File: flow/config.mk
export PLATFORM = sky130hd
export DESIGN_NAME = accel_display
export DESIGN_NICKNAME = accel_display
export VERILOG_FILES = /design/flow/design.v
export SDC_FILE = /design/flow/constraint.sdc
export NUM_CORES = 4
export LEC_CHECK = 0
export ABC_AREA = 0
export CAP_MARGIN = 0
export CELL_PAD_IN_SITES_DETAIL_PLACEMENT = 2
export CELL_PAD_IN_SITES_GLOBAL_PLACEMENT = 3
export CORE_MARGIN = 2
export CORE_UTILIZATION = 33
export CTS_CLUSTER_DIAMETER = 263
export GPL_ROUTABILITY_DRIVEN = 1
export HOLD_SLACK_MARGIN = -0.06
export MIN_ROUTING_LAYER = met2
export SETUP_SLACK_MARGIN = 1.95
export SLEW_MARGIN = 25
export TNS_END_PERCENT = 5
File: flow/constraint.sdc
create_clock -name core_clock -period 20.0 [get_ports {clk}]
set_input_delay 4.0000 -clock core_clock [delete_from_list [all_inputs] [get_ports {clk}]]
set_output_delay 4.0000 -clock core_clock [all_outputs]
set_load 0.01 [all_outputs]
File: flow/design.v
module seg7 (in,out);
	input wire [3:0] in;
	output reg [7:0] out;
	wire [1:0] wire_part;
	reg [5:0] reg_part;
	assign wire_part[1] = 1; 
	assign wire_part[0] = (in[3]&in[2]&(~in[1])&(~in[0])) | ((~in[3])&in[2]&in[1]&in[0]) | ((~in[3])&(~in[2])&(~in[1]));
	always @ (in[3:0]) begin
		case ({in[3],in[2],in[1],in[0]})
			4'b0000: begin
				reg_part = 6'b000000;
				out = {wire_part,reg_part};
			end
			4'b0001: begin
				reg_part = 6'b111001;
				out = {wire_part,reg_part};
			end
			4'b0010: begin
				reg_part = 6'b100100;
				out = {wire_part,reg_part};
			end
			4'b0011: begin
				reg_part = 6'b110000;
				out = {wire_part,reg_part};
			end
			4'b0100: begin
				reg_part = 6'b011001;
				out = {wire_part,reg_part};
			end
			4'b0101: begin
				reg_part = 6'b010010;
				out = {wire_part,reg_part};
			end
			4'b0110: begin
				reg_part = 6'b000010;
				out = {wire_part,reg_part};
			end
			4'b0111: begin
				reg_part = 6'b111000;
				out = {wire_part,reg_part};
			end
			4'b1000: begin
				reg_part = 6'b000000;
				out = {wire_part,reg_part};
			end
			4'b1001: begin
				reg_part = 6'b011000;
				out = {wire_part,reg_part};
			end
			4'b1010: begin
				reg_part = 6'b001000;
				out = {wire_part,reg_part};
			end
			4'b1011: begin
				reg_part = 6'b000011;
				out = {wire_part,reg_part};
			end
			4'b1100: begin
				reg_part = 6'b000110;
				out = {wire_part,reg_part};
			end
			4'b1101: begin
				reg_part = 6'b100001;
				out = {wire_part,reg_part};
			end
			4'b1110: begin
				reg_part = 6'b000110;
				out = {wire_part,reg_part};
			end
			4'b1111: begin
				reg_part = 6'b001110;
				out = {wire_part,reg_part};
			end
		endcase
	end
endmodule
module BCDconvert (bin, nothing, sign, hunBCD, tenBCD, oneBCD);
	input [9:0] bin;
	input [0:0] nothing;
	output reg [7:0] hunBCD, tenBCD, oneBCD;
	output reg [7:0] sign;
	wire [21:0] word;
	reg [21:0] bin2shift;
	reg [9:0] posbin;
	reg [3:0] hun, ten, one;
	wire [7:0] hunD, tenD, oneD;
	assign word = {4'b0000, 4'b0000, 4'b0000, posbin};
	seg7 a0 (.in(one), .out(oneD));
	seg7 a1 (.in(ten), .out(tenD));
	seg7 a2 (.in(hun), .out(hunD));
	always @(*) begin
		posbin = 10'd0;
		bin2shift = 22'd0;
		one = 4'd0;
		ten = 4'd0;
		hun = 4'd0;
		if (! nothing) begin
			if (bin[9] == 1'b1) begin
				sign = 8'b10111111;
				posbin = -bin;
			end else begin
				posbin = bin;
				sign = 8'd255;
			end
			bin2shift = word;
			if (bin2shift[21:18] >= 4'd5) 
				bin2shift[21:18] = bin2shift[21:18] + 4'd3;
			if (bin2shift[17:14] >= 4'd5)
				bin2shift[17:14] = bin2shift[17:14] + 4'd3;
			if (bin2shift[13:10] >= 4'd5)
				bin2shift[13:10] = bin2shift[13:10] + 4'd3;
			bin2shift = bin2shift << 1;
			if (bin2shift[21:18] >= 4'd5) 
				bin2shift[21:18] = bin2shift[21:18] + 4'd3;
			if (bin2shift[17:14] >= 4'd5)
				bin2shift[17:14] = bin2shift[17:14] + 4'd3;
			if (bin2shift[13:10] >= 4'd5)
				bin2shift[13:10] = bin2shift[13:10] + 4'd3;
			bin2shift = bin2shift << 1;
			if (bin2shift[21:18] >= 4'd5) 
				bin2shift[21:18] = bin2shift[21:18] + 4'd3;
			if (bin2shift[17:14] >= 4'd5)
				bin2shift[17:14] = bin2shift[17:14] + 4'd3;
			if (bin2shift[13:10] >= 4'd5)
				bin2shift[13:10] = bin2shift[13:10] + 4'd3;
			bin2shift = bin2shift << 1;
			if (bin2shift[21:18] >= 4'd5) 
				bin2shift[21:18] = bin2shift[21:18] + 4'd3;
			if (bin2shift[17:14] >= 4'd5)
				bin2shift[17:14] = bin2shift[17:14] + 4'd3;
			if (bin2shift[13:10] >= 4'd5)
				bin2shift[13:10] = bin2shift[13:10] + 4'd3;
			bin2shift = bin2shift << 1;
			if (bin2shift[21:18] >= 4'd5) 
				bin2shift[21:18] = bin2shift[21:18] + 4'd3;
			if (bin2shift[17:14] >= 4'd5)
				bin2shift[17:14] = bin2shift[17:14] + 4'd3;
			if (bin2shift[13:10] >= 4'd5)
				bin2shift[13:10] = bin2shift[13:10] + 4'd3;
			bin2shift = bin2shift << 1;
			if (bin2shift[21:18] >= 4'd5) 
				bin2shift[21:18] = bin2shift[21:18] + 4'd3;
			if (bin2shift[17:14] >= 4'd5)
				bin2shift[17:14] = bin2shift[17:14] + 4'd3;
			if (bin2shift[13:10] >= 4'd5)
				bin2shift[13:10] = bin2shift[13:10] + 4'd3;
			bin2shift = bin2shift << 1;
			if (bin2shift[21:18] >= 4'd5) 
				bin2shift[21:18] = bin2shift[21:18] + 4'd3;
			if (bin2shift[17:14] >= 4'd5)
				bin2shift[17:14] = bin2shift[17:14] + 4'd3;
			if (bin2shift[13:10] >= 4'd5)
				bin2shift[13:10] = bin2shift[13:10] + 4'd3;
			bin2shift = bin2shift << 1;
			if (bin2shift[21:18] >= 4'd5) 
				bin2shift[21:18] = bin2shift[21:18] + 4'd3;
			if (bin2shift[17:14] >= 4'd5)
				bin2shift[17:14] = bin2shift[17:14] + 4'd3;
			if (bin2shift[13:10] >= 4'd5)
				bin2shift[13:10] = bin2shift[13:10] + 4'd3;
			bin2shift = bin2shift << 1;
			if (bin2shift[21:18] >= 4'd5) 
				bin2shift[21:18] = bin2shift[21:18] + 4'd3;
			if (bin2shift[17:14] >= 4'd5)
				bin2shift[17:14] = bin2shift[17:14] + 4'd3;
			if (bin2shift[13:10] >= 4'd5)
				bin2shift[13:10] = bin2shift[13:10] + 4'd3;
			bin2shift = bin2shift << 1;
			if (bin2shift[21:18] >= 4'd5) 
				bin2shift[21:18] = bin2shift[21:18] + 4'd3;
			if (bin2shift[17:14] >= 4'd5)
				bin2shift[17:14] = bin2shift[17:14] + 4'd3;
			if (bin2shift[13:10] >= 4'd5)
				bin2shift[13:10] = bin2shift[13:10] + 4'd3;
			bin2shift = bin2shift << 1;
			one = bin2shift[13:10];
			ten = bin2shift[17:14];
			hun = bin2shift[21:18];
			hunBCD = hunD;
			tenBCD = tenD;
			oneBCD = oneD;
		end
		else begin
			 sign = 8'b10111111;
			 hunBCD = 8'b10111111;
			 tenBCD = 8'b10111111;
			 oneBCD = 8'b10111111;
	   end
	end
endmodule
module ram( clock, address, data_out);
	input clock;
	input [7:0] address;  
	output reg [11:0] data_out;
	reg [11:0] mem[255:0];
	initial begin
		mem[0]    = 12'b0010_0100_0111;
		mem[1]    = 12'b0010_0100_0111;
		mem[2]    = 12'b0010_0100_0111;
		mem[3]    = 12'b0010_0100_0111;
		mem[4]    = 12'b0010_0100_0111;
		mem[5]    = 12'b0010_0100_0111;
		mem[6]    = 12'b0010_0100_0111;
		mem[7]    = 12'b0010_0100_0111;
		mem[8]    = 12'b0010_0100_0111;
		mem[9]    = 12'b0010_0100_0111;
		mem[10]    = 12'b0010_0100_0111;
		mem[11]    = 12'b0010_0100_0111;
		mem[12]    = 12'b0010_0100_0111;
		mem[13]    = 12'b0010_0100_0111;
		mem[14]    = 12'b0010_0100_0111;
		mem[15]    = 12'b0010_0100_0111;
		mem[16]    = 12'b0010_0100_0111;
		mem[17]    = 12'b0010_0100_0111;
		mem[18]    = 12'b0010_0100_0111;
		mem[19]    = 12'b0010_0100_0111;
		mem[20]    = 12'b0010_0100_0111;
		mem[21]    = 12'b0010_0100_0111;
		mem[22]    = 12'b0010_0100_0111;
		mem[23]    = 12'b0010_0100_0111;
		mem[24]    = 12'b0010_0100_0111;
		mem[25]    = 12'b0010_0100_0111;
		mem[26]    = 12'b0010_0100_0111;
		mem[27]    = 12'b0010_0100_0111;
		mem[28]    = 12'b0010_0100_0111;
		mem[29]    = 12'b0010_0100_0111;
		mem[30]    = 12'b0010_0100_0111;
		mem[31]    = 12'b0010_0100_0111;
		mem[32]    = 12'b0010_0100_0111;
		mem[33]    = 12'b0010_0100_0111;
		mem[34]    = 12'b0010_0100_0111;
		mem[35]    = 12'b0010_0100_0111;
		mem[36]    = 12'b0010_0100_0111;
		mem[37]    = 12'b0010_0100_0111;
		mem[38]    = 12'b0010_0100_0111;
		mem[39]    = 12'b0010_0100_0111;
		mem[40]    = 12'b0010_0100_0111;
		mem[41]    = 12'b0010_0100_0111;
		mem[42]    = 12'b0010_0100_0111;
		mem[43]    = 12'b0010_0100_0111;
		mem[44]    = 12'b0010_0100_0111;
		mem[45]    = 12'b0010_0100_0111;
		mem[46]    = 12'b0010_0100_0111;
		mem[47]    = 12'b0010_0100_0111;
		mem[48]    = 12'b0010_0100_0111;
		mem[49]    = 12'b0010_0100_0111;
		mem[50]    = 12'b0010_0100_0111;
		mem[51]    = 12'b0010_0100_0111;
		mem[52]    = 12'b0010_0100_0111;
		mem[53]    = 12'b0010_0100_0111;
		mem[54]    = 12'b0010_0100_0111;
		mem[55]    = 12'b0010_0100_0111;
		mem[56]    = 12'b0010_0100_0111;
		mem[57]    = 12'b0010_0100_0111;
		mem[58]    = 12'b0010_0100_0111;
		mem[59]    = 12'b0010_0100_0111;
		mem[60]    = 12'b0010_0100_0111;
		mem[61]    = 12'b0010_0100_0111;
		mem[62]    = 12'b0010_0100_0111;
		mem[63]    = 12'b0010_0100_0111;
		mem[64]    = 12'b1000_1000_1000;
		mem[65]    = 12'b1000_1000_1000;
		mem[66]    = 12'b1000_1000_1000;
		mem[67]    = 12'b1000_1000_1000;
		mem[68]    = 12'b1000_1000_1000;
		mem[69]    = 12'b1000_1000_1000;
		mem[70]    = 12'b0010_0100_0111;
		mem[71]    = 12'b0010_0100_0111;
		mem[72]    = 12'b0010_0100_0111;
		mem[73]    = 12'b0010_0100_0111;
		mem[74]    = 12'b1000_1000_1000;
		mem[75]    = 12'b1000_1000_1000;
		mem[76]    = 12'b1000_1000_1000;
		mem[77]    = 12'b1000_1000_1000;
		mem[78]    = 12'b1000_1000_1000;
		mem[79]    = 12'b1000_1000_1000;
		mem[80]    = 12'b1000_1000_1000;
		mem[81]    = 12'b1000_1000_1000;
		mem[82]    = 12'b1000_1000_1000;
		mem[83]    = 12'b1000_1000_1000;
		mem[84]    = 12'b1000_1000_1000;
		mem[85]    = 12'b1000_1000_1000;
		mem[86]    = 12'b0010_0100_0111;
		mem[87]    = 12'b0010_0100_0111;
		mem[88]    = 12'b0010_0100_0111;
		mem[89]    = 12'b0010_0100_0111;
		mem[90]    = 12'b1000_1000_1000;
		mem[91]    = 12'b1000_1000_1000;
		mem[92]    = 12'b1000_1000_1000;
		mem[93]    = 12'b1000_1000_1000;
		mem[94]    = 12'b1000_1000_1000;
		mem[95]    = 12'b1000_1000_1000;
		mem[96]    = 12'b1000_1000_1000;
		mem[97]    = 12'b1000_1000_1000;
		mem[98]    = 12'b1000_1000_1000;
		mem[99]    = 12'b1000_1000_1000;
		mem[100]    = 12'b1000_1000_1000;
		mem[101]    = 12'b1000_1000_1000;
		mem[102]    = 12'b0010_0100_0111;
		mem[103]    = 12'b0010_0100_0111;
		mem[104]    = 12'b0010_0100_0111;
		mem[105]    = 12'b0010_0100_0111;
		mem[106]    = 12'b1000_1000_1000;
		mem[107]    = 12'b1000_1000_1000;
		mem[108]    = 12'b1000_1000_1000;
		mem[109]    = 12'b1000_1000_1000;
		mem[110]    = 12'b1000_1000_1000;
		mem[111]    = 12'b1000_1000_1000;
		mem[112]    = 12'b1000_1000_1000;
		mem[113]    = 12'b1000_1000_1000;
		mem[114]    = 12'b1000_1000_1000;
		mem[115]    = 12'b1000_1000_1000;
		mem[116]    = 12'b1000_1000_1000;
		mem[117]    = 12'b1000_1000_1000;
		mem[118]    = 12'b0010_0100_0111;
		mem[119]    = 12'b0010_0100_0111;
		mem[120]    = 12'b0010_0100_0111;
		mem[121]    = 12'b0010_0100_0111;
		mem[122]    = 12'b1000_1000_1000;
		mem[123]    = 12'b1000_1000_1000;
		mem[124]    = 12'b1000_1000_1000;
		mem[125]    = 12'b1000_1000_1000;
		mem[126]    = 12'b1000_1000_1000;
		mem[127]    = 12'b1000_1000_1000;
		mem[128]    = 12'b1000_1000_1000;
		mem[129]    = 12'b1000_1000_1000;
		mem[130]    = 12'b1000_1000_1000;
		mem[131]    = 12'b1000_1000_1000;
		mem[132]    = 12'b1000_1000_1000;
		mem[133]    = 12'b1000_1000_1000;
		mem[134]    = 12'b0010_0100_0111;
		mem[135]    = 12'b0010_0100_0111;
		mem[136]    = 12'b0010_0100_0111;
		mem[137]    = 12'b0010_0100_0111;
		mem[138]    = 12'b1000_1000_1000;
		mem[139]    = 12'b1000_1000_1000;
		mem[140]    = 12'b1000_1000_1000;
		mem[141]    = 12'b1000_1000_1000;
		mem[142]    = 12'b1000_1000_1000;
		mem[143]    = 12'b1000_1000_1000;
		mem[144]    = 12'b1000_1000_1000;
		mem[145]    = 12'b1000_1000_1000;
		mem[146]    = 12'b1000_1000_1000;
		mem[147]    = 12'b1000_1000_1000;
		mem[148]    = 12'b1000_1000_1000;
		mem[149]    = 12'b1000_1000_1000;
		mem[150]    = 12'b0010_0100_0111;
		mem[151]    = 12'b0010_0100_0111;
		mem[152]    = 12'b0010_0100_0111;
		mem[153]    = 12'b0010_0100_0111;
		mem[154]    = 12'b1000_1000_1000;
		mem[155]    = 12'b1000_1000_1000;
		mem[156]    = 12'b1000_1000_1000;
		mem[157]    = 12'b1000_1000_1000;
		mem[158]    = 12'b1000_1000_1000;
		mem[159]    = 12'b1000_1000_1000;
		mem[160]    = 12'b1000_1000_1000;
		mem[161]    = 12'b1000_1000_1000;
		mem[162]    = 12'b1000_1000_1000;
		mem[163]    = 12'b1000_1000_1000;
		mem[164]    = 12'b1000_1000_1000;
		mem[165]    = 12'b1000_1000_1000;
		mem[166]    = 12'b0010_0100_0111;
		mem[167]    = 12'b0010_0100_0111;
		mem[168]    = 12'b0010_0100_0111;
		mem[169]    = 12'b0010_0100_0111;
		mem[170]    = 12'b1000_1000_1000;
		mem[171]    = 12'b1000_1000_1000;
		mem[172]    = 12'b1000_1000_1000;
		mem[173]    = 12'b1000_1000_1000;
		mem[174]    = 12'b1000_1000_1000;
		mem[175]    = 12'b1000_1000_1000;
		mem[176]    = 12'b1000_1000_1000;
		mem[177]    = 12'b1000_1000_1000;
		mem[178]    = 12'b1000_1000_1000;
		mem[179]    = 12'b1000_1000_1000;
		mem[180]    = 12'b1000_1000_1000;
		mem[181]    = 12'b1000_1000_1000;
		mem[182]    = 12'b0010_0100_0111;
		mem[183]    = 12'b0010_0100_0111;
		mem[184]    = 12'b0010_0100_0111;
		mem[185]    = 12'b0010_0100_0111;
		mem[186]    = 12'b1000_1000_1000;
		mem[187]    = 12'b1000_1000_1000;
		mem[188]    = 12'b1000_1000_1000;
		mem[189]    = 12'b1000_1000_1000;
		mem[190]    = 12'b1000_1000_1000;
		mem[191]    = 12'b1000_1000_1000;
		mem[192]    = 12'b0010_0100_0111;
		mem[193]    = 12'b0010_0100_0111;
		mem[194]    = 12'b0010_0100_0111;
		mem[195]    = 12'b0010_0100_0111;
		mem[196]    = 12'b0010_0100_0111;
		mem[197]    = 12'b0010_0100_0111;
		mem[198]    = 12'b0010_0100_0111;
		mem[199]    = 12'b0010_0100_0111;
		mem[200]    = 12'b0010_0100_0111;
		mem[201]    = 12'b0010_0100_0111;
		mem[202]    = 12'b1000_1000_1000;
		mem[203]    = 12'b1000_1000_1000;
		mem[204]    = 12'b1000_1000_1000;
		mem[205]    = 12'b1000_1000_1000;
		mem[206]    = 12'b1000_1000_1000;
		mem[207]    = 12'b1000_1000_1000;
		mem[208]    = 12'b0010_0100_0111;
		mem[209]    = 12'b0010_0100_0111;
		mem[210]    = 12'b0010_0100_0111;
		mem[211]    = 12'b0010_0100_0111;
		mem[212]    = 12'b0010_0100_0111;
		mem[213]    = 12'b0010_0100_0111;
		mem[214]    = 12'b0010_0100_0111;
		mem[215]    = 12'b0010_0100_0111;
		mem[216]    = 12'b0010_0100_0111;
		mem[217]    = 12'b0010_0100_0111;
		mem[218]    = 12'b1000_1000_1000;
		mem[219]    = 12'b1000_1000_1000;
		mem[220]    = 12'b1000_1000_1000;
		mem[221]    = 12'b1000_1000_1000;
		mem[222]    = 12'b1000_1000_1000;
		mem[223]    = 12'b1000_1000_1000;
		mem[224]    = 12'b0010_0100_0111;
		mem[225]    = 12'b0010_0100_0111;
		mem[226]    = 12'b0010_0100_0111;
		mem[227]    = 12'b0010_0100_0111;
		mem[228]    = 12'b0010_0100_0111;
		mem[229]    = 12'b0010_0100_0111;
		mem[230]    = 12'b0010_0100_0111;
		mem[231]    = 12'b0010_0100_0111;
		mem[232]    = 12'b0010_0100_0111;
		mem[233]    = 12'b0010_0100_0111;
		mem[234]    = 12'b1000_1000_1000;
		mem[235]    = 12'b1000_1000_1000;
		mem[236]    = 12'b1000_1000_1000;
		mem[237]    = 12'b1000_1000_1000;
		mem[238]    = 12'b1000_1000_1000;
		mem[239]    = 12'b1000_1000_1000;
		mem[240]    = 12'b0010_0100_0111;
		mem[241]    = 12'b0010_0100_0111;
		mem[242]    = 12'b0010_0100_0111;
		mem[243]    = 12'b0010_0100_0111;
		mem[244]    = 12'b0010_0100_0111;
		mem[245]    = 12'b0010_0100_0111;
		mem[246]    = 12'b0010_0100_0111;
		mem[247]    = 12'b0010_0100_0111;
		mem[248]    = 12'b0010_0100_0111;
		mem[249]    = 12'b0010_0100_0111;
		mem[250]    = 12'b1000_1000_1000;
		mem[251]    = 12'b1000_1000_1000;
		mem[252]    = 12'b1000_1000_1000;
		mem[253]    = 12'b1000_1000_1000;
		mem[254]    = 12'b1000_1000_1000;
		mem[255]    = 12'b1000_1000_1000;
	end
	always @(posedge clock) begin
		data_out <= mem[address];  
	end
endmodule 
module vga_controller (pixel_clk, reset_n, h_sync, v_sync, disp_ena, column, row);
	input pixel_clk;
	input reset_n;
	output reg h_sync;
	output reg v_sync;
	output reg disp_ena;
	output reg [9:0] column;
	output reg [9:0] row;
	reg  [9:0] h_count, v_count;
	wire [9:0] h_next, v_next;
	assign h_next = (h_count < 10'd799) ? h_count + 10'd1 : 10'd0;
	assign v_next = (h_count < 10'd799) ? v_count :
	                ((v_count < 10'd524) ? v_count + 10'd1 : 10'd0);
	always @(posedge pixel_clk) begin
		if (!reset_n) begin
			h_count  <= 10'd0;
			v_count  <= 10'd0;
			h_sync   <= 1'b1;
			v_sync   <= 1'b1;
			disp_ena <= 1'b0;
			column   <= 10'd0;
			row      <= 10'd0;
		end else begin
			h_count <= h_next;
			v_count <= v_next;
			h_sync  <= (h_next < 10'd656) || (h_next >= 10'd752);
			v_sync  <= (v_next < 10'd490) || (v_next >= 10'd492);
			if (h_next < 10'd640) column <= h_next;
			if (v_next < 10'd480) row    <= v_next;
			disp_ena <= (h_next < 10'd640) && (v_next < 10'd480);
		end
	end
endmodule
module smoothFilter (clock, reset_n, enable, select, data_x, data_update, smooth_out);
	input clock;
	input reset_n;
	input enable;
	input [1:0] select;
	input [15:0] data_x;
	input [0:0] data_update;
	output reg [32:0] smooth_out;
	reg [32:0] sum;
	reg [32:0] smooth_c, smooth_hold;
	reg [255:0] shiftreg, shiftreg_c;
	always @(posedge clock) begin
		if (!reset_n) begin
			shiftreg    <= 256'd0;
			smooth_hold <= 33'd0;
		end else begin
			shiftreg <= shiftreg_c;
			if (enable == 1'b0)
				smooth_hold <= smooth_c;
		end
	end
	always @(*) begin
	   if (data_update) begin
			shiftreg_c = (shiftreg << 16) + {240'd0, data_x}; 
		end
		else begin
			shiftreg_c = shiftreg;
		end
	end
	always @(*) begin
		sum = 33'd0;
		case (select) 
			2'b00: smooth_c = shiftreg[15:0]; 
			2'b01: begin 
				sum = shiftreg[15:0] + shiftreg[31:16];
				smooth_c = sum >> 1; end
			2'b10: begin
				sum = shiftreg[15:0] + shiftreg[31:16] + shiftreg[47:32] + shiftreg[63:48];
				smooth_c = sum >> 2; end
			default: begin
				sum = shiftreg[15:0] + shiftreg[31:16] + shiftreg[47:32] + shiftreg[63:48]
						+ shiftreg[79:64] + shiftreg[95:80] + shiftreg[111:96] + shiftreg[127:112]
						+ shiftreg[143:128] + shiftreg[159:144] + shiftreg[175:160] + shiftreg[191:176]
						+ shiftreg[207:192] + shiftreg[223:208] + shiftreg[239:224] + shiftreg[255:240];
				smooth_c = sum >> 4; end
		endcase
		if (enable == 1'b0)
			smooth_out = smooth_c;
		else
			smooth_out = smooth_hold;
	end
endmodule
module accel_display(
	input 		          		clk,         
	input 		          		reset_n,
	input 		     [1:0]		SW,
	input 		          		data_update,
	input 		     [15:0]		data_x,
	input 		     [15:0]		data_y,
	output		     [7:0]		HEX0,
	output		     [7:0]		HEX1,
	output		     [7:0]		HEX2,
	output		     [7:0]		HEX3,
	output		reg  [3:0]		VGA_B,
	output		reg  [3:0]		VGA_G,
	output		reg          	VGA_HS,
	output		reg  [3:0]		VGA_R,
	output		reg          	VGA_VS
);
	wire [32:0] smooth_outx, smooth_outy;
	reg  [9:0] pixel_x1, pixel_x2; 
	wire [9:0] x1, x2;
	reg  [9:0] pixel_y1, pixel_y2;
	wire [9:0] y1, y2;
	reg  [7:0] addr;
	wire [11:0] colors;
	reg  [0:0] en;
	reg  [0:0] en_q;
	reg  [9:0] count;
	wire [9:0]  col, row;
	reg  [3:0]   red, green, blue;
	wire  h_sync, v_sync;
	wire  disp_ena;
	smoothFilter x_axis (.clock(clk), .reset_n(reset_n), .enable(VGA_HS), .select(SW[1:0]), .data_x(data_x), 
	                     .data_update(data_update), .smooth_out(smooth_outx));
	smoothFilter y_axis (.clock(clk), .reset_n(reset_n), .enable(VGA_VS), .select(SW[1:0]), .data_x(data_y), 
	                     .data_update(data_update), .smooth_out(smooth_outy));
	BCDconvert BCD_x (.bin(count), .nothing(1'b0), .sign(HEX3), 
	                  .hunBCD(HEX2), .tenBCD(HEX1), .oneBCD(HEX0));
	always @(posedge clk) begin
		if (disp_ena == 1'b1) begin
			VGA_R <= red;
			VGA_B <= blue;
			VGA_G <= green;
		end else begin
			VGA_R <= 4'd0;
			VGA_B <= 4'd0;
			VGA_G <= 4'd0;
		end
		VGA_HS <= h_sync;
		VGA_VS <= v_sync;
	end
	vga_controller control (.pixel_clk(clk), .reset_n(reset_n), .h_sync (h_sync),
                           .v_sync(v_sync), .disp_ena(disp_ena), .column(col), .row(row));
	ram  memory (.clock(clk), .address(addr) , .data_out(colors));
	assign x1 = 10'd311 + smooth_outx[9:0];
	assign x2 = 10'd326 + smooth_outx[9:0];
	assign y1 = 10'd231 + smooth_outy[9:0];
	assign y2 = 10'd246 + smooth_outy[9:0];
	always @(*) begin 
		pixel_x1 = x1;
		pixel_x2 = x2;
	end
	always @(*) begin
		if (y1[9] == 1'b1) begin
			pixel_y1 = 10'd0;
			pixel_y2 = 10'd15;
		end
		else if (y2 >= 10'd479) begin
			pixel_y1 = 10'd464;
			pixel_y2 = 10'd479;
		end
		else begin
			pixel_y1 = y1;
			pixel_y2 = y2;
		end
	end
	always @(posedge clk) begin
		if (!reset_n) begin
			en_q  <= 1'b0;
			count <= 10'd0;
		end else begin
			en_q <= en;
			if (en && !en_q)
				count <= count + 10'd1;
		end
	end
	always @(*) begin
		addr = (row[9:0] - pixel_y1)*16 + (col[9:0] - pixel_x1);
		en   = (pixel_y1 == 10'd0 || pixel_y2 == 10'd479 || pixel_x1 == 10'd55 || pixel_x2 == 10'b1000110000);
	   if ( (col[9:0] >= pixel_x1) && (col[9:0] <= pixel_x2) && (row[9:0] >= pixel_y1 ) && (row[9:0] <= pixel_y2) ) begin
			red     = colors [11:8]; 
			green   = colors [7:4];
			blue    = colors [3:0];
		end
		else begin                                                                             
			if (en) begin
				red     = 4'hf;  
				green   = 4'h0;
				blue    = 4'h0;
			end else begin
				red     = 4'h0;  
				green   = 4'h0;
				blue    = 4'h0;
			end
		end
	end
endmodule
File: flow/run.sh
#!/bin/bash
# the make line also repeats each setting of config.mk as NAME=value (left out here)
make -C /OpenROAD-flow-scripts/flow DESIGN_CONFIG=/design/flow/config.mk WORK_HOME=/design/flow/orfs CLKGATE_MAP_FILE= finish
==> results of run 1 <==
stage by stage:
step,instances,worst slack [ps],utilization
6_report,5042,3310,0.375
5_1_grt,5039,2270,0.375
3_3_place_gp,4916,4700,0.352
2_1_floorplan,3606,6910,-
4_1_cts,5038,3270,0.375
3_5_place_dp,4916,3960,0.352
final cells by class:
cell class | count | share of cell area
diodes | 3 | 0.000193
clock buffers | 99 | 0.0538
clock inverters | 23 | 0.00720
inverters | 462 | 0.0447
multi-input cells | 2455 | 0.555
flip-flops and latches | 531 | 0.273
well taps | 1380 | 0.0444
repair buffers | 89 | 0.0218
per-layer routing:
metal,GRT usage,vias to the layer above,share of wire
li1,-,11700,-
met1,-,12400,0
met2,0.358,8701,0.62
met3,0.315,285,0.35
met4,0.0429,6,0.031
met5,0.0133,-,0.0020
==> notes.md, run 1 <==
This memo summarizes the results of the implementation run.

Power and ir drop
The power dissipated in sequential cells is 0.00108 W. The relative contribution of combinational cells to total power is 0.084. In this run the power density over the cells is 67.2 nW/um^2.

The sequential share of power is 0.412. The cell internal power dissipation is 0.00194 W. The static leakage is 17.7 nW. In this run, power in combinational logic comes to 0.000219 W. The biggest slice of the total power is consumed by the clock network. The post-route total power is 0.00261 W. The share of total power in the clock network is 0.504. In this run the power spent charging and discharging nets is 0.000671 W. The switching portion of total power comes to 0.257. The clock network power reported by the tool is 0.00132 W. Across the VDD grid, the largest voltage drop is 0.0607 mV.

Yosys
Warnings reported by Yosys during synthesis add up to 6. The area fraction in compound gates is 0.0824. The count of unique library cells instantiated by Yosys is 113. By area, the combinational part of the netlist is dominated by adder cells. The cell area after synthesis is 34,600 sq um.

The fraction of synthesized area in multiplexers is 0.144. According to the Yosys statistics, the synthesized design has a chip area of 34,600 sq um. Of all flip-flops after synthesis, the portion carrying an async set or reset was 0.

Counting flops and latches in the post-synthesis netlist gives 531. The area fraction of the largest cell type after synthesis is 0.307. The synthesis report lists the most area-consuming cells as sky130_fd_sc_hd__dfxtp_1 (31%), sky130_fd_sc_hd__fa_1 (18%), sky130_fd_sc_hd__mux2i_1 (14%), sky130_fd_sc_hd__nor2_1 (6.3%), sky130_fd_sc_hd__ha_1 (5.9%). Per the synthesis report, the adder-cell share of the synthesized area is 0.235. The cell with the most instances after synthesis is sky130_fd_sc_hd__nor2_1. The synthesized netlist cell count is 3,595. The synthesized netlist was found by Yosys to have 3,595 cells. The post-synthesis simple-gate area fraction is 0.114. The sequential-to-total area share from yosys stat is 0.307. Summed over all instances, the cell type with the most area after synthesis is sky130_fd_sc_hd__dfxtp_1. The parity-gate share of the synthesized area counting xor and xnor cells is 0.0463.

The predominant post-synthesis flop cell is sky130_fd_sc_hd__dfxtp_1. After synthesis, the most frequently instantiated cells are sky130_fd_sc_hd__nor2_1 (576), sky130_fd_sc_hd__dfxtp_1 (531), sky130_fd_sc_hd__mux2i_1 (473), sky130_fd_sc_hd__inv_1 (457), sky130_fd_sc_hd__fa_1 (304). The mean area per synthesized cell is 9.62 sq um. The number of enable-type register cells in the synthesized netlist is 0.

CTS
The tree is rooted in a sky130_fd_sc_hd__clkbuf_16. On the worst setup and hold paths after CTS, the clock-pin slew comes to 60 ps. TritonCTS built the clock tree. The count of cells resized by post-cts repair is 0. The buffer levels on the longest clock path is 3.

In this run the post-CTS setup repair buffer count came out at 0. Clock tree synthesis inserted a total of 70 buffers. The sink count of the clock tree is 531. Per the CTS log, the maximum H-tree level is 3.

The number of hold buffers added after CTS was 0. The clock insertion delay at the later pin of the skew report is 650 ps.

Worst setup path
According to the timing report, the critical path is captured at HEX1[3]. The worst-path cell with the longest stage delay is sky130_fd_sc_hd__xnor2_1. STA classifies the critical path endpoint as an output pin. The delay of the slowest cell on the worst path is 820 ps. STA lists the maximum fanout along the critical path as 15. The startpoint of the most critical setup path is count[0]. The register-to-register setup slack is 6540 ps. For reference, the most critical setup path is categorized as reg -> out. The terminus of the critical flop-to-flop path is VGA_R[1]. The most frequent cell on the critical path is sky130_fd_sc_hd__ha_1. The category of the worst setup path launch point is a register.

The required time reported for the critical path endpoint is 16,000 ps. The family with the most delay on the worst path is simple AND/OR/NAND/NOR gates. For the worst flop-to-flop path, the logic depth is 45. The data arrival time of the critical path is 12,690 ps. The buffering stage count on the worst path with inverters included is 5. The count of cell instances traversed by the critical path is 47.

Per the timing report, the most critical flop-to-flop path originates at y_axis.shiftreg[0].

Final layout
The final design instance area without fill is 38,900 sq um. Relative to the synthesized area, the layout overhead comes to 12.6%. The area occupied by multi-input gates is 21,600 sq um.

Summing all flip-flop and latch instances after layout gives 10,600 sq um. Fill cells in the final layout number 11,200. For this run, the post-layout net count is 4,113.

Global route
The global routing usage summed across all routing layers is 0.266. The initial antenna violation count is 0. The via count of the first global-routing pass was 40,400. Entering global routing, the biggest net connects 122 pins.

The global-route congestion overflow total is 0. The wire length of the first global-routing pass is 151,000 um.

Timing
The flow reports an fmax of 59.9 MHz. In the final run the clock tree shows a worst skew of 29.8 ps. The worst slew margin relative to its limit is 0.307. The total count of max-transition violations in the final report is 0. For this run, the final setup violation count is recorded as 0. The post-layout minimum cycle time is 16,690 ps.

The transition time recorded at the tightest slew-check pin is 1030 ps. Setup repair after global routing left no endpoint under its margin. The worst hold slack is 326 ps.

The total negative setup slack is 0 ps. The final timing report lists a hold violation count of 0. Post-route period utilization is reported as 0.835.

Detailed routing
The post-detailed-route count of antenna-violating nets is 0. The first-pass iteration count of the detailed router is 8. The number of design-rule violations left by the first detailed-router iteration is 2,852. Across all layers, the routed design uses 33,000 vias.

For this run, the detailed router reports a per-instance via density of 6.55. The post-detailed-routing wire length is 94,400 um. After detailed routing, the number of remaining DRC violations is 0. The average wire per cell in the routed design is 18.7 um.

Die
The y dimension of the die is 328 um. The horizontal die dimension is 328 um. The initial core utilization is 0.333. The floorplan die area is 107,000 sq um. The number of rows in the core area is 118. The number of top-level pins is 83.

The floorplan step defined a core boundary enclosing 104,000 sq um.

Placed design
During placement, the flow inserted port buffers numbering 66. The placed instances occupy a cell area of 36,500 sq um. The final weighted congestion of routability-driven global placement is 0.799. The sum of net half-perimeters after detailed placement is 69,000 um.

Job
The number of max-cap violations is 0. The tool warning count is 59.

Hold path
The number of instances on the worst hold path is 0. For the worst min-delay path, the startpoint reported by OpenROAD is control.h_sync. The classification of the worst-slack hold path is reg -> reg.

The endpoint of the worst hold-timing path is VGA_HS.

Run status
The flow ran to the end and the layout has no timing, DRC or antenna violations.
==> inputs of run 2 (changes only) <==
ABC_AREA = unset   (was 0)
CAP_MARGIN = 20   (was 0)
CELL_PAD_IN_SITES_DETAIL_PLACEMENT = unset   (was 2)
CORE_MARGIN = 5   (was 2)
CORE_UTILIZATION = 30   (was 33)
CTS_CLUSTER_DIAMETER = unset   (was 263)
CTS_CLUSTER_SIZE = 74   (was unset)
GPL_ROUTABILITY_DRIVEN = unset   (was 1)
HOLD_SLACK_MARGIN = unset   (was -0.06)
MIN_ROUTING_LAYER = unset   (was met2)
PLACE_DENSITY_LB_ADDON = 0.17   (was unset)
SETUP_SLACK_MARGIN = unset   (was 1.95)
SLEW_MARGIN = 5   (was 25)
TNS_END_PERCENT = unset   (was 5)
clock period = 23.1 ns   (was 20.0 ns; I/O delays follow)
==> run 2 against run 1 <==
Global-route usage decreased by 13 points. Clock-buffer cell count is the same. Via count decreased by 28%. Clock power is 17% lower. Combinational power decreased by 17%. Critical endpoint unchanged. Flip-flop count stayed put. Still clean on timing, DRC and antenna.
==> notes.md, run 2 <==
This memo summarizes the results of the implementation run.

Timing
The transition time at the pin with the least slew margin is 1100 ps (+70.2 ps). The highest achievable clock rate is 58.2 MHz. The final worst-path setup slack came to 5910 ps (+2600 ps). The final worst clock skew came to 29.6 ps (-0.219 ps). The worst slew margin relative to its limit is 0.263 (-0.0436). The number of setup violations in the final report is 0 (unchanged). The share of the clock period used by the worst path after layout is 0.744 (-0.0905). The number of hold violations in the final report is 0 (unchanged). The total count of max-transition violations in the final report is 0 (unchanged). Setup repair after global routing left no endpoint under its margin. The total negative setup slack is 0 ps (unchanged). The post-layout minimum cycle time is 17,190 ps.

Global route
The via count of the first global-routing pass is 24,700 (-39%). The global routing usage summed across all routing layers is 0.132 (-0.134). The global-route congestion overflow total is 0 (unchanged).

The pin count of the biggest net entering global routing was 141 (+16%). The wire length of the first global-routing pass was 132,000 um (-13%). The initial antenna violation count came to 2 (+2).

Worst setup path
The depth of the most critical reg-to-reg path was 46 (+2.2%). The required time reported for the critical path endpoint is 18,480 ps (+2480 ps). The category of the most critical setup path is reg -> out. The register-to-register setup slack is 10,310 ps (+3770 ps). The data arrival time of the critical path is 12,570 ps (-120 ps).

The terminus of the critical flop-to-flop path is memory.data_out[9]. The highest fanout seen on the critical path came to 15 (unchanged). In this design, the critical path's most frequently occurring cell is sky130_fd_sc_hd__ha_1. The count of cell instances traversed by the critical path came to 47 (unchanged). The delay of the slowest cell on the worst path is 800 ps (-20 ps).

Per STA, the endpoint of the critical path is HEX1[3]. The startpoint of the most critical setup path is count[0]. The cell family contributing the most delay on the critical path is simple AND/OR/NAND/NOR gates.

The launching point of the worst reg2reg path is y_axis.shiftreg[0]. The worst setup path is captured at an output pin. The category of the worst setup path launch point is a register. The buffering stage count on the worst path with inverters included is 5 (unchanged). The worst-path cell with the longest stage delay is sky130_fd_sc_hd__xnor2_1.

Detailed routing
The first-pass iteration count of the detailed router is 5 (-3). The via total after detailed routing was 23,700 (-28%). The post-route DRC violation count was 0 (unchanged). The number of design-rule violations left by the first detailed-router iteration is 957 (-66%). The post-detailed-route count of antenna-violating nets is 0 (unchanged). The post-detailed-routing wire length was 79,300 um (-16%). The average wire per cell in the routed design came to 15.3 um (-18%).

The via density per instance is 4.57 (-30%).

Power and ir drop
The power density relative to cell area is 56.6 nW/um^2 (-16%). The share of total power in the clock network was 0.496 (-0.008). The switching component of the power is 0.000551 W (-18%). The cell internal power dissipation is 0.00166 W (-15%). The clock-net power is 0.00110 W (-17%). The relative contribution of combinational cells to total power is 0.082 (-0.002). The static leakage is 17.6 nW (-0.21%). The combinational gate power came to 0.000181 W (-17%). The net switching fraction of the power is 0.249 (-0.00766).

The sequential share of power is 0.422 (+0.010). The power dissipated in sequential cells is 0.000933 W (-10%). The post-route total power was 0.00221 W (-15%).

The highest ir drop seen on vdd is 0.0713 mV (+18%). Looking at the group totals, the largest power group turns out to be the clock network.

Yosys
The area fraction in compound gates came to 0.0824 (unchanged). The predominant post-synthesis flop cell is sky130_fd_sc_hd__dfxtp_1. The count of unique library cells instantiated by Yosys is 113 (unchanged). The post-synthesis simple-gate area fraction was 0.114 (unchanged).

The number of warnings printed during yosys synthesis came to 6 (unchanged). In the synthesized netlist, the dominant kind of combinational cell is adder cells.

The number of enable-type register cells in the synthesized netlist is 0 (unchanged). The synthesized netlist cell count is 3,595 (unchanged). The top cell type by total area after synthesis is sky130_fd_sc_hd__dfxtp_1. The parity-gate share of the synthesized area counting xor and xnor cells is 0.0463 (unchanged).

The sequential-to-total area share from yosys stat is 0.307 (unchanged). The fraction of synthesized area in multiplexers is 0.144 (unchanged). The synthesis run shows the most used standard cells to be sky130_fd_sc_hd__nor2_1 (576), sky130_fd_sc_hd__dfxtp_1 (531), sky130_fd_sc_hd__mux2i_1 (473), sky130_fd_sc_hd__inv_1 (457), sky130_fd_sc_hd__fa_1 (304). The area figure in the yosys stat output came to 34,600 sq um (unchanged). The most common cell in the synthesized netlist is sky130_fd_sc_hd__nor2_1.

The share of flip-flops with an asynchronous set or reset after synthesis is 0 (unchanged). The cell area after synthesis is 34,600 sq um (unchanged). The synthesis-stage register bit count is 531 (unchanged).

The fraction of post-synthesis cell area in the top cell type by area is 0.307 (unchanged). The main area contributors are sky130_fd_sc_hd__dfxtp_1 (31%), sky130_fd_sc_hd__fa_1 (18%), sky130_fd_sc_hd__mux2i_1 (14%), sky130_fd_sc_hd__nor2_1 (6.3%), sky130_fd_sc_hd__ha_1 (5.9%). The total cells reported by yosys after synthesis is 3,595 (unchanged). The mean area per synthesized cell is 9.62 sq um (unchanged).

The share of synthesized cell area in full adder, half adder and majority cells was 0.235 (unchanged).

Placed design
The number of I/O port buffers was 66 (unchanged). The sum of net half-perimeters after detailed placement is 58,800 um (-15%). The worst slack after detailed placement is 6630 ps (+2670 ps).

The final weighted congestion of routability-driven global placement came to 0.762 (-4.6%).

Run status
The run finished with no timing, DRC or antenna violations.

Die
The number of rows in the core area is 124 (+5.1%). The floorplan die area is 122,000 sq um (+14%). The number of top-level pins is 83 (unchanged). The y dimension of the die is 350 um (+6.7%). The initial core utilization came to 0.302 (-0.0307).

The horizontal die dimension is 350 um (+6.7%). The placeable core region was 114,000 sq um (+10%).

Final layout
The final-stage net count was 4,116 (+0.073%). Compared with the post-synthesis result, the final layout area differs by 12.9%.

CTS
The root buffer cell chosen for the clock tree is sky130_fd_sc_hd__clkbuf_16. The number of buffers added for setup after CTS is 0 (unchanged). The maximum level of the CTS H-tree is 3 (unchanged). The number of buffers added by the clock tree synthesis step was 72 (+2.9%). The clock insertion delay at the later pin of the skew report is 630 ps (-20 ps). The count of cells resized by post-cts repair is 0 (unchanged). The clock-pin slew reported for the worst setup and hold paths after clock tree synthesis is 60 ps (about the same). The number of buffers added to fix hold violations after cts was 0 (unchanged). The buffer levels on the longest clock path was 3 (unchanged). The sink count of the clock tree is 531 (unchanged). TritonCTS built the clock tree.

Hold path
The tightest min-delay check is of the reg -> reg type. The endpoint of the worst hold path is reported as VGA_VS. The hold path startpoint is control.v_sync. The number of instances on the worst hold path is 0 (unchanged).

Job
The tool warning count is 57 (-3.4%). The number of max-cap violations is 0 (unchanged).
[run 2: area by class of cell]
cell class	count	area (sq um)
clock buffer	99	2040
sequential	531	10600
multi-input combinational	2455	21600
clock inverter	22	269
timing repair buffer	90	862
inverter	462	1740
tap	1512	1890
fill	11700	75300
antenna	1	2.50
[run 2: per-stage QoR]
| step | area, sq um | std cells | utilization | hold WS (ps) |
|---|---|---|---|---|
| finish | 39000 | 5172 | 0.341 | 325 |
| global route | 39000 | 5171 | 0.341 | 333 |
| CTS | 39000 | 5171 | 0.341 | 327 |
| detailed placement | 36700 | 5050 | 0.321 | 312 |
| global placement | 36700 | 5048 | 0.321 | 318 |
| floorplan | 34600 | 3606 | - | 310 |
[run 2: routing by layer]
| metal | wire length, um | part of all wire | GRT usage | vias up |
|---|---|---|---|---|
| li1 | - | - | - | 11800 |
| met1 | 40100 | 0.51 | 0.189 | 11500 |
| met2 | 35400 | 0.45 | 0.209 | 234 |
| met3 | 2240 | 0.028 | 0.0222 | 93 |
| met4 | 1540 | 0.019 | 0.0308 | 0 |
| met5 | 0 | 0 | 0 | - |
==> inputs of run 3 (changes only) <==
ABC_AREA = 0   (was unset)
CELL_PAD_IN_SITES_GLOBAL_PLACEMENT = 1   (was 3)
CORE_MARGIN = 8   (was 5)
CORE_UTILIZATION = 21   (was 30)
CTS_CLUSTER_SIZE = unset   (was 74)
GPL_TIMING_DRIVEN = 0   (was unset)
MAX_ROUTING_LAYER = met5   (was unset)
MIN_ROUTING_LAYER = met2   (was unset)
PLACE_DENSITY_LB_ADDON = 0.03   (was 0.17)
clock period = 9.1 ns   (was 23.1 ns; I/O delays follow)
==> run 3 against run 2 <==
Now fails the layout checks on DRC, setup timing. First-iteration DRC count rose to 2.6 times the previous value. Non-clock buffer count increased by 350. Largest cell class unchanged. Worst hold slack better by 14 ps. Largest power group unchanged. Sequential share of layout area decreased by 3.8 points.
==> notes.md, run 3 <==
This memo summarizes the results of the implementation run.

Die
The number of top-level pins is 83 (unchanged). The horizontal die dimension is 422 um (+21%). The number of rows in the core area is 149 (+20%). The floorplan die area is 178,000 sq um (+46%). The y dimension of the die is 422 um (+21%). The placeable core region came to 164,000 sq um (+44%). The initial core utilization is 0.211 (-0.0919).

Yosys
The total cells reported by yosys after synthesis is 3,595 (unchanged). Sorting the synthesized cells by area gives the leading types as sky130_fd_sc_hd__dfxtp_1 (31%), sky130_fd_sc_hd__fa_1 (18%), sky130_fd_sc_hd__mux2i_1 (14%), sky130_fd_sc_hd__nor2_1 (6.3%), sky130_fd_sc_hd__ha_1 (5.9%). The fraction of post-synthesis cell area in the top cell type by area is 0.307 (unchanged). The sequential-to-total area share from yosys stat is 0.307 (unchanged). The share of synthesized cell area in full adder, half adder and majority cells was 0.235 (unchanged).

The post-synthesis simple-gate area fraction is 0.114 (unchanged). The synthesis-stage register bit count came to 531 (unchanged). The area figure in the yosys stat output is 34,600 sq um (unchanged). The parity-gate share of the synthesized area counting xor and xnor cells came to 0.0463 (unchanged). The synthesized netlist cell count is 3,595 (unchanged).

The number of enable-type register cells in the synthesized netlist is 0 (unchanged). The area fraction in compound gates is 0.0824 (unchanged). Of the combinational cells, the family taking the most area is adder cells. The number of warnings printed during yosys synthesis was 6 (unchanged). The fraction of synthesized area in multiplexers is 0.144 (unchanged). The cell area after synthesis is 34,600 sq um (unchanged). The mean area per synthesized cell is 9.62 sq um (unchanged). The count of unique library cells instantiated by Yosys is 113 (unchanged). The predominant post-synthesis flop cell is sky130_fd_sc_hd__dfxtp_1. The biggest area contributor in the post-synthesis netlist is sky130_fd_sc_hd__dfxtp_1. By instance count, the leading cell after synthesis is sky130_fd_sc_hd__nor2_1. The share of flip-flops with an asynchronous set or reset after synthesis was 0 (unchanged).

In the synthesized netlist, the cells that appear most often are sky130_fd_sc_hd__nor2_1 (576), sky130_fd_sc_hd__dfxtp_1 (531), sky130_fd_sc_hd__mux2i_1 (473), sky130_fd_sc_hd__inv_1 (457), sky130_fd_sc_hd__fa_1 (304).

Timing
The number of hold violations in the final report is 0 (unchanged). The highest achievable clock rate is 90.1 MHz. The post-layout minimum cycle time is 11,100 ps.

The number of setup violations in the final report is 39 (+39). The total count of max-transition violations in the final report is 0 (unchanged). The worst slew margin relative to its limit is 0.226 (-0.0370). Setup repair after global routing could not meet its margin everywhere.

The share of the clock period used by the worst path after layout is 1.22 (+0.476). The final worst clock skew is 47.1 ps (+17.5 ps). The final worst-path setup slack is -2000 ps (-7910 ps). The transition time at the pin with the least slew margin was 1160 ps (+55.5 ps).

The total negative setup slack is -54,220 ps (-54,220 ps).

CTS
The sink count of the clock tree is 531 (unchanged). TritonCTS built the clock tree. The maximum level of the CTS H-tree is 3 (unchanged). The root buffer cell is sky130_fd_sc_hd__clkbuf_16. The clock-pin slew reported for the worst setup and hold paths after clock tree synthesis came to 60 ps (about the same). The number of buffers added by the clock tree synthesis step came to 79 (+9.7%). The buffer levels on the longest clock path is 3 (unchanged). The clock insertion delay at the later pin of the skew report is 710 ps (+80 ps).

Worst setup path
The required time reported for the critical path endpoint is 9670 ps (-8810 ps). The depth of the most critical reg-to-reg path was 49 (+6.5%). In this design, the critical path's most frequently occurring cell is sky130_fd_sc_hd__fa_1. The count of cell instances traversed by the critical path came to 49 (+4.3%). In this run the worst setup path begins at y_axis.shiftreg[0]. The buffering stage count on the worst path with inverters included came to 8 (+3).

STA classifies the critical path startpoint as a register. The delay of the slowest cell on the worst path is 580 ps (-220 ps). The data arrival time of the critical path is 11,670 ps (-900 ps). The highest fanout seen on the critical path was 5 (-10). By startpoint and endpoint, the worst setup path is classified as reg -> reg. The most critical setup path has its endpoint at memory.data_out[9]. The worst-path cell with the longest stage delay is sky130_fd_sc_hd__fa_2.

Among cell families on the critical path, the largest total delay comes from adder cells. The element type at the critical path end is a register. The launch point of the worst register-to-register path is recorded as y_axis.shiftreg[0].

The register-to-register setup slack is -2000 ps (-12,310 ps). The terminus of the critical flop-to-flop path is memory.data_out[9].

Power and ir drop
The clock-net power is 0.00310 W (+180%). The switching component of the power is 0.00179 W (+230%). The largest power group is the clock network.

The highest ir drop seen on vdd came to 0.129 mV (+81%). The static leakage is 19.6 nW (+11%). The power dissipated in sequential cells is 0.00237 W (+150%). The sequential share of power came to 0.384 (-0.038). The power density relative to cell area is 135 nW/um^2 (+140%). The combinational gate power came to 0.000696 W (+280%).

The cell internal power dissipation is 0.00437 W (+160%). The share of total power in the clock network is 0.503 (+0.007). The relative contribution of combinational cells to total power was 0.113 (+0.031). The net switching fraction of the power is 0.291 (+0.0416).

Detailed routing
The post-detailed-routing wire length is 128,000 um (+62%). The via density per instance is 5.66 (+24%). The average wire per cell in the routed design came to 20.6 um (+35%).

The via total after detailed routing is 35,200 (+49%). The first-pass iteration count of the detailed router is 52 (+47). The post-route DRC violation count is 4 (+4). The number of design-rule violations left by the first detailed-router iteration came to 2,514 (+160%).

The post-detailed-route count of antenna-violating nets is 0 (unchanged).

Placed design
The sum of net half-perimeters after detailed placement is 98,300 um (+67%). The cell total after placement is 5,882 (+16%). The number of I/O port buffers is 65 (-1.5%). The final weighted congestion of routability-driven global placement was 0.798 (+4.7%).

Global route
The initial antenna violation count was 1 (-1). The pin count of the biggest net entering global routing is 13 (-91%). The via count of the first global-routing pass is 41,600 (+69%). The global-route congestion overflow total is 0 (unchanged). The global routing usage summed across all routing layers was 0.212 (+0.0805). The wire length of the first global-routing pass is 188,000 um (+42%).

Final layout
The number of filler instances in the final layout is 17,400 (+49%). Relative to the synthesized area, the layout overhead comes to 31.8%. The tally of non-filler cells in the final layout was 6,222 (+20%).

The final-stage net count came to 4,476 (+8.7%). The area occupied by multi-input gates is 24,500 sq um (+14%). The sequential cell area in the final layout is 10,700 sq um (+0.39%).

Hold path
The hold path startpoint is control.v_sync. The classification of the worst-slack hold path is reg -> reg. STA shows the worst min-delay path finishing at VGA_VS. The number of instances on the worst hold path is 0 (unchanged).

Run status
The reasons given for failing layout checks are DRC, setup timing. The flow ran to the end, but the layout failed its checks.

Job
The number of max-cap violations is 0 (unchanged). The tool warning count was 54 (-5.3%).
[run 3: layer usage]
layer	part of all wire	track usage	up-vias
met1	0	-	13100
met2	0.54	0.248	9391
met4	0.024	0.0229	15
met5	0.0041	0.0150	-
li1	-	-	12400
met3	0.43	0.313	272
[run 3: cell type report]
cell class / instances / area share
flip-flops and latches: 531 / 0.234
clock buffers: 119 / 0.0491
well taps: 2189 / 0.0601
diodes: 5 / 0.000275
multi-input cells: 2458 / 0.538
inverters: 462 / 0.0384
clock inverters: 18 / 0.00546
plain buffers: 154 / 0.0152
repair buffers: 286 / 0.0590
[run 3: stage by stage]
step,hold slack (ps),area (sq um),setup slack (ps),power [W],utilization
2_1_floorplan,310,35100,-1120,0.00276,-
3_3_place_gp,313,38500,-3530,0.00302,0.235
3_5_place_dp,325,38900,-3350,0.00303,0.237
4_1_cts,344,44300,-2120,0.00625,0.270
5_1_grt,354,45600,-2490,0.00646,0.277
6_report,339,45600,-2000,0.00616,0.277
[run 3: what timing repair did]
action / 4_1_cts / 5_1_grt
pin swaps: 176 / 165
endpoints found under the setup margin: 44 / 41
resized: 465 / 165
setup buffers: 140 / 60
gates cloned: 5 / 1
hold buffers: 0 / 0
==> inputs of run 4 (changes only) <==
ABC_AREA = unset   (was 0)
CAP_MARGIN = 30   (was 20)
CORE_ASPECT_RATIO = 1.19   (was unset)
CORE_MARGIN = 3   (was 8)
CORE_UTILIZATION = 26   (was 21)
CTS_CLUSTER_SIZE = 96   (was unset)
GPL_ROUTABILITY_DRIVEN = 1   (was unset)
MAX_ROUTING_LAYER = met4   (was met5)
MIN_ROUTING_LAYER = unset   (was met2)
SETUP_SLACK_MARGIN = -1.12   (was unset)
SLEW_MARGIN = 15   (was 5)
TNS_END_PERCENT = 15   (was unset)
clock period = 17.7 ns   (was 9.1 ns; I/O delays follow)
==> run 4 against run 3 <==
The run now finishes clean. Worst hold slack worse by 13 ps. Total power down 51%. Critical path depth down 1. Register-to-register slack better by 6500 ps. Sequential power down 49%. Cell area down 11%. Combinational power down 58%. Flip-flop count unchanged. Clock skew down 3.8 ps. Sequential share of layout area up 2.9 points. Largest power group unchanged.
==> notes.md, run 4 <==
This memo summarizes the results of the implementation run.

Timing
The total count of max-transition violations in the final report came to 0 (unchanged). The worst slew margin relative to its limit is 0.339 (+0.113). The share of the clock period used by the worst path after layout is 0.861 (-0.359). The worst hold slack is 327 ps (-12.7 ps). The highest achievable clock rate is 65.6 MHz. Setup repair after global routing left no endpoint under its margin. The number of setup violations in the final report is 0 (-100%). The total negative setup slack is 0 ps (+54,220 ps).

The transition time at the pin with the least slew margin is 991 ps (-170 ps). The number of hold violations in the final report is 0 (unchanged). The routed design could run at a clock period as short as 15,250 ps. The final worst clock skew is 43.3 ps (-3.81 ps).

Yosys
The post-synthesis simple-gate area fraction is 0.114 (unchanged). The number of enable-type register cells in the synthesized netlist is 0 (unchanged). The synthesis-stage register bit count is 531 (unchanged).

The fraction of synthesized area in multiplexers is 0.144 (unchanged). The synthesis stats list as the most numerous cell sky130_fd_sc_hd__nor2_1. The share of synthesized cell area in full adder, half adder and majority cells is 0.235 (unchanged). The cell area after synthesis is 34,600 sq um (unchanged). The total cells reported by yosys after synthesis is 3,595 (unchanged). The synthesized netlist cell count is 3,595 (unchanged). The fraction of post-synthesis cell area in the top cell type by area is 0.307 (unchanged).

The most used flip-flop cell after synthesis is sky130_fd_sc_hd__dfxtp_1. The mean area per synthesized cell is 9.62 sq um (unchanged). The share of flip-flops with an asynchronous set or reset after synthesis is 0 (unchanged).

For reference, the top cells by count after synthesis are sky130_fd_sc_hd__nor2_1 (576), sky130_fd_sc_hd__dfxtp_1 (531), sky130_fd_sc_hd__mux2i_1 (473), sky130_fd_sc_hd__inv_1 (457), sky130_fd_sc_hd__fa_1 (304). The area fraction in compound gates is 0.0824 (unchanged). The top cell type by total area after synthesis is sky130_fd_sc_hd__dfxtp_1. The parity-gate share of the synthesized area counting xor and xnor cells is 0.0463 (unchanged).

The count of unique library cells instantiated by Yosys was 113 (unchanged). The sequential-to-total area share from yosys stat is 0.307 (unchanged). The synthesis report lists the most area-consuming cells as sky130_fd_sc_hd__dfxtp_1 (31%), sky130_fd_sc_hd__fa_1 (18%), sky130_fd_sc_hd__mux2i_1 (14%), sky130_fd_sc_hd__nor2_1 (6.3%), sky130_fd_sc_hd__ha_1 (5.9%). The area figure in the yosys stat output was 34,600 sq um (unchanged). The number of warnings printed during yosys synthesis came to 6 (unchanged).

By area, the combinational part of the netlist is dominated by adder cells.

Global route
The pin count of the biggest net entering global routing is 13 (unchanged). The global routing usage summed across all routing layers came to 0.168 (-0.0443). The wire length of the first global-routing pass is 168,000 um (-10%). The initial antenna violation count is 2 (+1). The global-route congestion overflow total is 0 (unchanged).

The via count of the first global-routing pass is 26,000 (-38%).

Detailed routing
The first-pass iteration count of the detailed router was 5 (-90%). The post-detailed-routing wire length is 111,000 um (-13%). The via total after detailed routing was 24,800 (-30%). The average wire per cell in the routed design came to 19.9 um (-3.8%). The post-route DRC violation count is 0 (-4). The via density per instance was 4.42 (-22%).

The number of design-rule violations left by the first detailed-router iteration is 1,058 (-58%). The post-detailed-route count of antenna-violating nets came to 0 (unchanged).

Power and ir drop
The switching component of the power came to 0.000809 W (-55%). The power density relative to cell area is 74.7 nW/um^2 (-45%). The highest ir drop seen on vdd is 0.0593 mV (-54%). The net switching fraction of the power is 0.268 (-0.0228). The combinational gate power was 0.000293 W (-58%). The power dissipated in sequential cells came to 0.00122 W (-49%).

The clock-net power is 0.00151 W (-51%). The cell internal power dissipation is 0.00221 W (-49%). The static leakage came to 18.1 nW (-7.9%). The share of total power in the clock network is 0.500 (-0.003).

The relative contribution of combinational cells to total power is 0.097 (-0.016). The sequential share of power is 0.403 (+0.019). Looking at the group totals, the largest power group turns out to be the clock network.

Worst setup path
The family with the most delay on the worst path is simple AND/OR/NAND/NOR gates. OpenSTA lists the critical path startpoint as count[0]. The capture point of the critical path was reported as HEX1[0]. STA classifies the critical path endpoint as an output pin. The category of the worst setup path launch point is a register.

The required time reported for the critical path endpoint came to 14,160 ps (+4490 ps). The count of cell instances traversed by the critical path is 48 (-2.0%). The timing report shows the most common cell along the critical path to be sky130_fd_sc_hd__ha_1. The delay of the slowest cell on the worst path is 560 ps (-20 ps). The depth of the most critical reg-to-reg path is 47 (-4.1%). The highest fanout seen on the critical path is 10 (+5).

The launching point of the worst reg2reg path is y_axis.shiftreg[1]. The critical path in this run is classified as reg -> out. The buffering stage count on the worst path with inverters included was 6 (-2). The worst-path cell with the longest stage delay is sky130_fd_sc_hd__clkdlybuf4s50_1. The register-to-register setup slack was 4540 ps (+6540 ps). The data arrival time of the critical path is 11,710 ps (+40 ps). The terminus of the critical flop-to-flop path is memory.data_out[9].

CTS
The buffer levels on the longest clock path is 3 (unchanged). The number of buffers added for setup after CTS is 0 (-100%). The tree is rooted in a sky130_fd_sc_hd__clkbuf_16. The maximum level of the CTS H-tree is 3 (unchanged).

The number of buffers added by the clock tree synthesis step was 72 (-8.9%). The number of buffers added to fix hold violations after cts was 0 (unchanged). The clock insertion delay at the later pin of the skew report came to 670 ps (-40 ps).

The count of cells resized by post-cts repair is 0 (-100%). The clock-pin slew reported for the worst setup and hold paths after clock tree synthesis came to 50 ps (about the same). The sink count of the clock tree came to 531 (unchanged). TritonCTS built the clock tree.

Final layout
The number of filler instances in the final layout came to 13,900 (-20%). Per the run report, area growth between synthesis and finish was 16.9%. The final-stage net count is 4,289 (-4.2%).

Die
The number of rows in the core area is 145 (-2.7%). The placeable core region is 132,000 sq um (-20%). The horizontal die dimension was 340 um (-19%). The number of top-level pins is 83 (unchanged). The floorplan die area is 137,000 sq um (-23%). The y dimension of the die is 404 um (-4.3%). The initial core utilization was 0.263 (+0.0520).

Placed design
The number of I/O port buffers came to 65 (unchanged). The final weighted congestion of routability-driven global placement came to 0.785 (-1.7%). The sum of net half-perimeters after detailed placement is 92,100 um (-6.3%).

Hold path
The number of instances on the worst hold path came to 0 (unchanged). STA shows the worst min-delay path finishing at VGA_VS. The hold path startpoint is control.v_sync. The classification of the worst-slack hold path is reg -> reg.

Job
The tool warning count was 51 (-5.6%). The number of max-cap violations came to 0 (unchanged).

Run status
The run finished with no timing, DRC or antenna violations.
run 4: final cells by class:
cell class	count	area, sq um	area share
Multi-Input combinational cell	2455	21600	0.534
Sequential cell	531	10600	0.263
Tap cell	1764	2210	0.0546
Clock buffer	110	2140	0.0528
Inverter	462	1730	0.0429
Timing Repair Buffer	105	1150	0.0285
Buffer	158	689	0.0171
Clock inverter	21	305	0.00755
Antenna cell	2	5.00	0.000124
run 4: per-stage QoR:
step	total power (W)	utilization	instance area (sq um)	instances	setup WS, ps
3_3_place_gp	0.00154	0.285	37500	5435	3310
3_5_place_dp	0.00155	0.288	37900	5470	3040
5_1_grt	0.00316	0.307	40400	5607	1330
4_1_cts	0.00310	0.306	40400	5601	2300
2_1_floorplan	0.00142	-	34600	3606	5070
6_report	0.00302	0.307	40400	5608	2450
run 4: routing by layer:
layer	GRT usage	share of wire	routed length (um)
met5	-	0	0
met3	0.0212	0.028	3150
met2	0.298	0.52	57500
met4	0.0421	0.019	2100
met1	0.202	0.44	48700
==> inputs of run 5 (changes only) <==
CORE_ASPECT_RATIO = unset   (was 1.19)
CORE_MARGIN = 2   (was 3)
SETUP_SLACK_MARGIN = 1.2   (was -1.12)
==> run 5 against run 4 <==
Synthesized area unchanged. Clock-buffer cell count decreased by 8. Final cell count is 0.27% lower. Still clean on timing, DRC and antenna. Non-clock buffer count fell by 1. Register-to-register slack worse by 240 ps.
==> notes.md, run 5 <==
This memo summarizes the results of the implementation run.

Power and ir drop
The power dissipated in sequential cells came to 0.00122 W (about the same). The static leakage is 18.1 nW (-0.15%). The sequential share of power came to 0.406 (+0.003). The relative contribution of combinational cells to total power is 0.097 (about the same). The net switching fraction of the power is 0.265 (-0.00253). The combinational gate power is 0.000290 W (about the same). The cell internal power dissipation is 0.00220 W (-0.30%).

In the power breakdown, the biggest contributor is the clock network.

Detailed routing
The post-detailed-routing wire length is 111,000 um (-0.59%). The average wire per cell in the routed design is 19.8 um (-0.32%). The via density per instance came to 4.46 (+0.85%). The post-detailed-route count of antenna-violating nets is 0 (unchanged). The via total after detailed routing is 24,900 (+0.58%). The number of design-rule violations left by the first detailed-router iteration is 1,090 (+3.0%). The first-pass iteration count of the detailed router is 5 (unchanged).

The post-route DRC violation count is 0 (unchanged). The detailed-routed wire length on met3 is 3040 um (-3.4%).

Worst setup path
The kind of cell with the highest combined delay along the critical path is simple AND/OR/NAND/NOR gates. The most frequent cell on the critical path is sky130_fd_sc_hd__ha_1. The highest fanout seen on the critical path came to 7 (-3). The startpoint of the most critical setup path is count[0]. The slowest stage of the critical path belongs to the cell sky130_fd_sc_hd__clkdlybuf4s50_1. The end of the critical path is HEX0[3]. The required time reported for the critical path endpoint came to 14,160 ps (about the same). The launching point of the worst reg2reg path is y_axis.shiftreg[1]. The terminus of the critical flop-to-flop path is memory.data_out[9]. The depth of the most critical reg-to-reg path is 48 (+2.1%). The element type at the critical path end is an output pin. The category of the worst setup path launch point is a register.

The category of the most critical setup path is reg -> out.

Die
The horizontal die dimension is 369 um (+8.3%). The initial core utilization is 0.262 (about the same). The y dimension of the die is 369 um (-8.7%). The number of rows in the core area was 133 (-8.3%).

Hold path
The most critical min-delay path falls under reg -> reg. The startpoint identified for the worst hold timing path is control.v_sync. The endpoint of the worst hold-timing path is VGA_VS.

CTS
The count of cells resized by post-cts repair is 0 (unchanged). The root buffer cell is sky130_fd_sc_hd__clkbuf_16. The sink count of the clock tree came to 531 (unchanged). The buffer levels on the longest clock path is 3 (unchanged).

The maximum level of the CTS H-tree is 3 (unchanged).

Yosys
The number of enable-type register cells in the synthesized netlist is 0 (unchanged). The area figure in the yosys stat output was 34,600 sq um (unchanged). The synthesis-stage register bit count was 531 (unchanged). Post-synth the commonest register cell is sky130_fd_sc_hd__dfxtp_1. The fraction of post-synthesis cell area in the top cell type by area is 0.307 (unchanged).

The post-synthesis simple-gate area fraction is 0.114 (unchanged). The share of synthesized cell area in full adder, half adder and majority cells was 0.235 (unchanged). The share of flip-flops with an asynchronous set or reset after synthesis is 0 (unchanged). The number of warnings printed during yosys synthesis is 6 (unchanged).

The area fraction in compound gates was 0.0824 (unchanged). The synthesized netlist cell count is 3,595 (unchanged). The sequential-to-total area share from yosys stat is 0.307 (unchanged).

Sorting the synthesized cells by area gives the leading types as sky130_fd_sc_hd__dfxtp_1 (31%), sky130_fd_sc_hd__fa_1 (18%), sky130_fd_sc_hd__mux2i_1 (14%), sky130_fd_sc_hd__nor2_1 (6.3%), sky130_fd_sc_hd__ha_1 (5.9%). Sorting the synthesized cells by how often they occur yields sky130_fd_sc_hd__nor2_1 (576), sky130_fd_sc_hd__dfxtp_1 (531), sky130_fd_sc_hd__mux2i_1 (473), sky130_fd_sc_hd__inv_1 (457), sky130_fd_sc_hd__fa_1 (304). The most common cell in the synthesized netlist is sky130_fd_sc_hd__nor2_1. The fraction of synthesized area in multiplexers was 0.144 (unchanged).

Placed design
The number of I/O port buffers came to 65 (unchanged).

Timing
The total negative setup slack came to 0 ps (unchanged). Setup repair after global routing left no endpoint under its margin. The worst slew margin relative to its limit is 0.344 (+0.00447). The worst hold slack is 324 ps (-2.78 ps).

The total count of max-transition violations in the final report is 0 (unchanged).

Final layout
The number of filler instances in the final layout came to 13,800 (-0.81%). The final-stage net count is 4,291 (+0.047%).

Job
The tool warning count is 51 (unchanged).

Run status
The run finished with no timing, DRC or antenna violations.

Global route
The global routing usage summed across all routing layers is 0.169 (+0.000762). The wire length of the first global-routing pass is 166,000 um (-1.3%). The via count of the first global-routing pass is 26,000 (-0.15%).
[run 5: layout make-up]
cell class                      count  area, sq um  share of cell area
Clock buffer                      102         2120              0.0526
Buffer                            158          689              0.0171
Tap cell                         1755         2200              0.0544
Inverter                          462         1730              0.0430
Sequential cell                   531        10600               0.263
Antenna cell                        3         7.51            0.000186
Multi-Input combinational cell   2455        21600               0.535
Timing Repair Buffer              104         1140              0.0283
Clock inverter                     23          251             0.00623
[run 5: layer usage]
| layer | up-vias | GRT usage |
|---|---|---|
| met1 | 12300 | 0.218 |
| met4 | 0 | 0.0457 |
| li1 | 12200 | - |
| met3 | 123 | 0.0234 |
| met2 | 329 | 0.277 |
| met5 | - | - |
[run 5: per-stage QoR]
| step | area (sq um) | utilization | cells | total power (W) | setup WS [ps] |
|---|---|---|---|---|---|
| finish | 40300 | 0.306 | 5593 | 0.00300 | 2540 |
| global route | 40300 | 0.306 | 5591 | 0.00313 | 1560 |
| CTS | 40300 | 0.305 | 5583 | 0.00307 | 2430 |
| detailed placement | 37900 | 0.287 | 5458 | 0.00154 | 3180 |
| global placement | 37500 | 0.284 | 5426 | 0.00153 | 3420 |
| floorplan | 34600 | - | 3606 | 0.00142 | 5070 |
Power figures rest on the tool's default switching activity, not on a simulated workload.
